==> flow/design.v <==
module counter_1000(clk,rst,clkout,statechange);
input clk,rst;
output clkout;
output [1:0] statechange;
reg clkout;
reg [9:0] flag1;
reg [1:0] statechange;
always @(posedge clk) 
begin   
    if(rst)
        begin
            flag1<=0;
            clkout<=1'b1;
        end
	else if(flag1<500) 
		begin
			flag1<=flag1+1;
			clkout<=1'b1;
		end 
	else if(flag1<1000)
		begin
			flag1<=flag1+1;
			clkout<=1'b0;
        end
    else if(flag1==1000)
        begin
            flag1<=0;
            clkout<=1'b1;
		end
end
always @(posedge clk)
begin 
    if(rst)
        statechange <= 0;
    else if(flag1==1000)
    begin
        if(statechange<3)
            statechange <= statechange + 1;
        else
            statechange <= 0;
    end
end
endmodule
module TrigSignal(clk_1m,rst,trig);
input clk_1m,rst;
output trig;
reg trig;
reg [16:0]flag1;
always @(posedge clk_1m) 
begin   
    if(rst)
        begin
            flag1<=0;
            trig<=1'b0;
        end
	else if(flag1<15) 
		begin
			flag1<=flag1+1;
			trig<=1'b1;
		end 
	else if(flag1<100000)
		begin
			flag1<=flag1+1;
			trig<=1'b0;
        end
    else if(flag1==100000)
        begin
            flag1<=0;
            trig<=1'b0;
		end
end
endmodule 
module PosCounter(clk_1m,rst,echo,dis_count);
input clk_1m,rst,echo;
output [19:0] dis_count;
reg [19:0] dis_count;
reg [19:0] count;
reg [19:0] countfinal;
always@(posedge clk_1m)
begin 
    if(rst)
    begin
        dis_count <= 0;
        count <= 0;
        countfinal <= 0;
    end
    else if(echo == 1'b1)
    begin
        count <= count+1;
        countfinal <= count;
    end
    else 
    begin
        dis_count <= countfinal *120 >> 6;
        count <= 0;
    end
end 
endmodule  
module Showdigit(in,LED_activating_counter,out1,out2);
input [19:0] in;
input [1:0] LED_activating_counter;
output reg [6:0] out1;
output reg [3:0] out2;
reg [3:0] outnumber;
always @(*)
begin
    case(LED_activating_counter)
    2'b00: 
    begin
        out2 = 4'b0111; 
        outnumber = (in / 10000)%10; 
    end
    2'b01: 
    begin
        out2 = 4'b1011; 
        outnumber = (in / 1000)%10; 
    end
    2'b10: 
    begin
        out2 = 4'b1101; 
        outnumber = ((in / 100)%10); 
    end
    2'b11: 
    begin
        out2 = 4'b1110; 
        outnumber = ((in / 10)%10); 
    end
    default: begin out2 = 4'b1111; outnumber = 4'b0000; end
    endcase
end
always@(*)
begin
    case(outnumber)
    4'b0000: out1 = 7'b0000001;  
    4'b0001: out1 = 7'b1001111;  
    4'b0010: out1 = 7'b0010010;  
    4'b0011: out1 = 7'b0000110;  
    4'b0100: out1 = 7'b1001100;  
    4'b0101: out1 = 7'b0100100;  
    4'b0110: out1 = 7'b0100000;  
    4'b0111: out1 = 7'b0001111;  
    4'b1000: out1 = 7'b0000000;  
    4'b1001: out1 = 7'b0000100;  
    default: out1 = 7'b0000001;  
    endcase
end
endmodule  
module Top(clk, rst, Trig, Echo, distance, sel);
input clk, rst, Echo;
output Trig;
output [6:0] distance;
output [3:0] sel;
wire [19:0] dis;
wire [1:0] state;
wire clk_1k;
counter_1000 u3(.clk(clk), .rst(rst), .clkout(clk_1k), .statechange(state));
TrigSignal u1(.clk_1m(clk), .rst(rst), .trig(Trig));
PosCounter u2(.clk_1m(clk), .rst(rst), .echo(Echo), .dis_count(dis));
Showdigit u4(.in(dis),.LED_activating_counter(state),.out1(distance[6:0]),.out2(sel[3:0]));
endmodule  
make LEC_CHECK=0 ABC_AREA=0 CAP_MARGIN=30 CELL_PAD_IN_SITES_DETAIL_PLACEMENT=1 CORE_ASPECT_RATIO=0.51 CORE_MARGIN=2 CORE_UTILIZATION=61 CTS_CLUSTER_DIAMETER=265 CTS_CLUSTER_SIZE=78 GPL_ROUTABILITY_DRIVEN=0 GPL_TIMING_DRIVEN=0 HOLD_SLACK_MARGIN=0.28 MIN_ROUTING_LAYER=met1 SETUP_SLACK_MARGIN=5.0 SLEW_MARGIN=25 finish   # period 400.0 ns
run.sh (not shown) runs the stock make flow with config.mk's settings and CLKGATE_MAP_FILE=.
The starting point died in global routing.
Change:
- ABC_AREA: 0 -> 1
- CAP_MARGIN: 30 -> 20
- CELL_PAD_IN_SITES_DETAIL_PLACEMENT: 1 -> default
- CORE_ASPECT_RATIO: 0.51 -> default
- CORE_UTILIZATION: 61 -> 71
- CTS_CLUSTER_DIAMETER: 265 -> default
- CTS_CLUSTER_SIZE: 78 -> default
- GPL_ROUTABILITY_DRIVEN: 0 -> default
- GPL_TIMING_DRIVEN: 0 -> default
- HOLD_SLACK_MARGIN: 0.28 -> default
- MIN_ROUTING_LAYER: met1 -> default
- PLACE_DENSITY_LB_ADDON: default -> 0.17
- SETUP_SLACK_MARGIN: 5.0 -> default
- SLEW_MARGIN: 25 -> 20
- clock period: 400.0 -> 166.0 ns (I/O delays scaled with it)
Result:
- Now the flow completed without violations
- die area drops slightly
- synthesized area climbs by about a fifth
- synthesized cell count climbs by a quarter to a third
Change:
- CAP_MARGIN: 20 -> 40
- CORE_UTILIZATION: 71 -> 72
- CTS_CLUSTER_SIZE: default -> 13
- HOLD_SLACK_MARGIN: default -> 0.29
- PLACE_DENSITY_LB_ADDON: 0.17 -> 0.28
- clock period: 166.0 -> 163.0 ns (I/O delays scaled with it)
What happened:
- The new run produced a clean layout
- design area is about the same
- area after synthesis stays the same
- global-route usage climbs by 0.92 points
- final cell count hardly moves
- routed wire length stays flat
- first-iteration DRC count increases by a few percent
- clock skew is about the same
- non-clock buffer count rises by 2
- count of clock-buffer cells in the layout stays the same

* * *

Setup of run 1:
Starts from the design.v that is shown in full above.
clock: 255.0 ns
lec_check: 0
abc_area: 0
cap_margin: 5
cell_pad_in_sites_detail_placement: 1
cell_pad_in_sites_global_placement: 2
core_aspect_ratio: 0.71
core_margin: 5
core_utilization: 59
cts_cluster_diameter: 150
gpl_routability_driven: 1
gpl_timing_driven: 0
max_routing_layer: met5
slew_margin: 20
tns_end_percent: 55
Run 1: GPL-0301 in global placement without I/O (3_1_place_gp_skip_io) -> run aborted
[inputs] run 2 vs run 1
Settings: PLACE_DENSITY newly set to 0.6; TNS_END_PERCENT removed (was 55); CORE_UTILIZATION changed from 59 to 40; CELL_PAD_IN_SITES_GLOBAL_PLACEMENT removed (was 2); GPL_ROUTABILITY_DRIVEN removed (was 1); MAX_ROUTING_LAYER removed (was met5); SETUP_SLACK_MARGIN newly set to -2.0; CTS_CLUSTER_DIAMETER removed (was 150); CELL_PAD_IN_SITES_DETAIL_PLACEMENT removed (was 1); CORE_ASPECT_RATIO removed (was 0.71); GPL_TIMING_DRIVEN removed (was 0); CAP_MARGIN changed from 5 to 20; ABC_AREA removed (was 0); CORE_MARGIN changed from 5 to 2; the clock period (ns, I/O delays scaled along) changed from 255.0 to 293.0.
Notes after the runs:
- Run 2 | stages: all done | timing, DRC, antenna: all pass
- Cell row count of run 2 exceeds that of run 1 by more than a quarter.
- Proportion of synthesized flip-flops having asynchronous set or reset came out exactly the same in run 1 and run 2.
- Sort run 1 and run 2 by floorplan utilization, descending, and run 1 comes first.
- ~same die width in run 1 and run 2
- Re synthesized-area fraction occupied by xor and xnor cells: no difference whatsoever between run 2 and run 1.
- Relative to run 1, the die size of run 2 is higher by 20000 µm².
- Run 1 -> run 2: adder-cell share of the synthesized area delta 0, exact match
Setup changes, run 2 to run 3
Settings: CORE_ASPECT_RATIO: unset -> 1.74; PLACE_DENSITY: 0.6 -> unset; SETUP_SLACK_MARGIN: -2.0 -> unset; CORE_MARGIN: 2 -> 9; CTS_CLUSTER_DIAMETER: unset -> 382; CTS_CLUSTER_SIZE: unset -> 98; the clock period (ns, I/O delays scaled along): 293.0 -> 1000.0.
==> results <==
Having completed the whole flow, run 2 delivered a layout that passed the timing, DRC and antenna checks. Run 3 completed end to end with timing, DRC and antenna clean. Run 2 → run 3: worst path arrival time now larger, multi-input gate area in the final layout held, via count higher.

* * *

Starts from the design.v that is shown in full above.
export LEC_CHECK = 0
export CAP_MARGIN = 20
export CORE_MARGIN = 2
export CORE_UTILIZATION = 65
export CTS_CLUSTER_DIAMETER = 374
export PLACE_DENSITY = 0.6
export SLEW_MARGIN = 20
create_clock -name core_clock -period 903.0 [get_ports {clk}]
Rerun with:
- ABC_AREA: default -> 1
- CAP_MARGIN: 20 -> 35
- CORE_UTILIZATION: 65 -> 72
- CTS_CLUSTER_DIAMETER: 374 -> default
- CTS_CLUSTER_SIZE: default -> 13
- HOLD_SLACK_MARGIN: default -> 0.29
- PLACE_DENSITY: 0.6 -> default
- PLACE_DENSITY_LB_ADDON: default -> 0.28
- clock period: 903.0 -> 163.0 ns (I/O delays scaled with it)
Critical path depth increases by 77.
Routed wire length decreases by 4.0%.
First-iteration DRC count decreases by 12%.
Non-clock buffer count decreases by 14.
Setup slack is worse by 570000 ps.

* * *

== violet ==
// Top: RTL as listed in full above, without the edits since
Settings: LEC_CHECK=0, ABC_AREA=1, CAP_MARGIN=10, CORE_ASPECT_RATIO=0.85, CORE_MARGIN=2, CORE_UTILIZATION=72, CTS_CLUSTER_DIAMETER=272, CTS_CLUSTER_SIZE=15, GPL_ROUTABILITY_DRIVEN=0, GPL_TIMING_DRIVEN=1, HOLD_SLACK_MARGIN=0.3, MAX_ROUTING_LAYER=met5, PLACE_DENSITY_LB_ADDON=0.24, SLEW_MARGIN=40; clock period 163.0 ns.
The inputs of amber differ from those of violet as listed below.
Settings: MAX_ROUTING_LAYER: met5 -> unset; CORE_ASPECT_RATIO: 0.85 -> unset; SLEW_MARGIN: 40 -> 5; CAP_MARGIN: 10 -> 35; HOLD_SLACK_MARGIN: 0.3 -> 0.29; GPL_TIMING_DRIVEN: 1 -> unset; GPL_ROUTABILITY_DRIVEN: 0 -> unset; CTS_CLUSTER_SIZE: 15 -> 13; CTS_CLUSTER_DIAMETER: 272 -> 325.
[summary]
- Between violet and amber, the layout overhead on the synthesized area figures differ only marginally.
- Higher first-pass GRT wire length goes to violet over amber.
- Final instance area across violet and amber: no real change.
Changes in yarrow relative to amber:
Settings: SLEW_MARGIN now 20, was 5; CTS_CLUSTER_DIAMETER now 243, was 325.
## What came out
- From amber to yarrow the numbers moved as follows: minimum hold slack saw little to no change, wire length after detailed routing saw an increase, clock skew after layout saw little to no change.
- Looking at detailed-route wire length per cell, yarrow sits 0.16 um above amber.
- Per the comparison of yarrow with amber, area of all placed cells without fillers flat.
> inputs changed (yarrow -> raven)
Settings: MAX_ROUTING_LAYER: unset -> met5; CAP_MARGIN: 35 -> 10; CTS_CLUSTER_DIAMETER: 243 -> 272; GPL_TIMING_DRIVEN: unset -> 1; CORE_ASPECT_RATIO: unset -> 0.85; HOLD_SLACK_MARGIN: 0.29 -> 0.3; SLEW_MARGIN: 20 -> 35; GPL_ROUTABILITY_DRIVEN: unset -> 0; CTS_CLUSTER_SIZE: 13 -> 15.
[summary]
Delta(smallest setup slack after layout, raven - yarrow) < 0
| number of placed instances, taps included | raven vs yarrow | ≈ equal |
raven vs yarrow on buffer count excluding the clock tree in the final layout: raven is the higher one.
diff inputs: raven => ember
Settings: swapping 272 for 191 in CTS_CLUSTER_DIAMETER; swapping 10 for 35 in CAP_MARGIN; swapping 0.24 for 0.28 in PLACE_DENSITY_LB_ADDON; clearing GPL_TIMING_DRIVEN, which used to be 1; clearing HOLD_SLACK_MARGIN, which used to be 0.3; swapping 15 for 13 in CTS_CLUSTER_SIZE; clearing MAX_ROUTING_LAYER, which used to be met5; clearing CORE_ASPECT_RATIO, which used to be 0.85; clearing GPL_ROUTABILITY_DRIVEN, which used to be 0.
Findings:
- In terms of final instance area, ember and raven differ only marginally.
- Between ember and raven, the final-layout worst hold slack does not differ in any meaningful way.
- Fraction of the core area covered by cells at the end of the flow delta (ember -> raven): insignificant
- raven and ember ended up with nearly the same die size.
- ember vs raven, maximum frequency went up by 0.11 MHz.
- Comparing raven and ember, number of global-route vias before repair is lower on raven.
- [compare] base=raven new=ember: maximum fanout encountered on the critical timing path -about 38%; slew at the pin closest to its max-slew limit dropped 0.034 ns.
- The flow did not stop early for raven: all stages ran, and the layout cleared the timing, DRC and antenna checks.
- Both conditions hold for ember: the flow ran to the end and the final layout passed the timing, DRC and antenna checks.

* * *

Setup of maple:
RTL: the design.v shown in full above, as it stands there.
Settings: LEC_CHECK=0, CAP_MARGIN=20, CORE_MARGIN=2, CORE_UTILIZATION=40, PLACE_DENSITY=0.6, SLEW_MARGIN=20; clock period 1000.0 ns.
maple was carried through to the last stage, and its layout satisfied the timing, DRC and antenna checks.
Setup changes, maple to cedar
Settings: CORE_UTILIZATION changed from 40 to 72; CORE_MARGIN changed from 2 to 9; CTS_CLUSTER_SIZE newly set to 95; CTS_CLUSTER_DIAMETER newly set to 382; CORE_ASPECT_RATIO newly set to 1.74; TNS_END_PERCENT newly set to 15; PLACE_DENSITY changed from 0.6 to 0.36.
Looking only at core utilization, and setting everything else aside, the higher value of maple and cedar goes to cedar. Re routing usage on met2: cedar is 36 points up on maple. [compare] base=maple new=cedar: global-route usage moved up; number of rows created at floorplan now sits lower; post-layout period usage of the worst path grew by 0.31 points.
#### Input delta (lagoon over cedar)
Settings: putting CELL_PAD_IN_SITES_GLOBAL_PLACEMENT at 3 where nothing was set; swapping 20 for 10 in CAP_MARGIN; swapping 15 for 10 in TNS_END_PERCENT; clearing CTS_CLUSTER_SIZE, which used to be 95; swapping 1.74 for 0.87 in CORE_ASPECT_RATIO; putting GPL_TIMING_DRIVEN at 0 where nothing was set; putting HOLD_SLACK_MARGIN at 0.19 where nothing was set; swapping 9 for 2 in CORE_MARGIN; clearing CTS_CLUSTER_DIAMETER, which used to be 382; swapping 72 for 27 in CORE_UTILIZATION; swapping 20 for 15 in SLEW_MARGIN; putting MAX_ROUTING_LAYER at met4 where nothing was set; putting CELL_PAD_IN_SITES_DETAIL_PLACEMENT at 0 where nothing was set; swapping 0.36 for 0.6 in PLACE_DENSITY.
Part of the cycle the worst path needs, cedar and lagoon: larger value in lagoon
Floorplan core area: cedar and lagoon compared, higher one is lagoon
lagoon: final worst slack 6020 ps below cedar
Total number of vias in lagoon is 3233 below cedar.
Run comparison: cedar busiest layer in global routing met2; lagoon busiest layer in global routing met1
What harbor does differently from lagoon at the input level:
Settings: a deleted CELL_PAD_IN_SITES_DETAIL_PLACEMENT that had been 0; a change of TNS_END_PERCENT from 10 to 15; a change of SLEW_MARGIN from 15 to 5; an added CTS_CLUSTER_DIAMETER of 382; a change of CORE_MARGIN from 2 to 9; a deleted GPL_TIMING_DRIVEN that had been 0; a deleted CELL_PAD_IN_SITES_GLOBAL_PLACEMENT that had been 3; a change of PLACE_DENSITY from 0.6 to 0.36; a change of CAP_MARGIN from 10 to 20; an added CTS_CLUSTER_SIZE of 98; a change of CORE_ASPECT_RATIO from 0.87 to 1.74; a deleted MAX_ROUTING_LAYER that had been met4; a change of CORE_UTILIZATION from 27 to 72; a deleted HOLD_SLACK_MARGIN that had been 0.19.
==> comparison <==
Comparing lagoon and harbor, the lower area of the core was measured on harbor. Number of vias per cell: harbor vs lagoon up 1.9. Relative to lagoon, the cell total after placement of harbor is lower by 977. Run comparison: lagoon peak-usage layer in the global routing report met1; harbor peak-usage layer in the global routing report met2. Row share of the core filled with cells: harbor higher / lagoon lower. harbor ended up with a higher pre-CTS setup slack than lagoon did. Measured against each other, lagoon and harbor differ in number of standard cells in the layout, taps in and fillers out, the higher figure coming from lagoon. Comparing the two runs side by side, harbor comes out ahead of lagoon on worst setup slack.
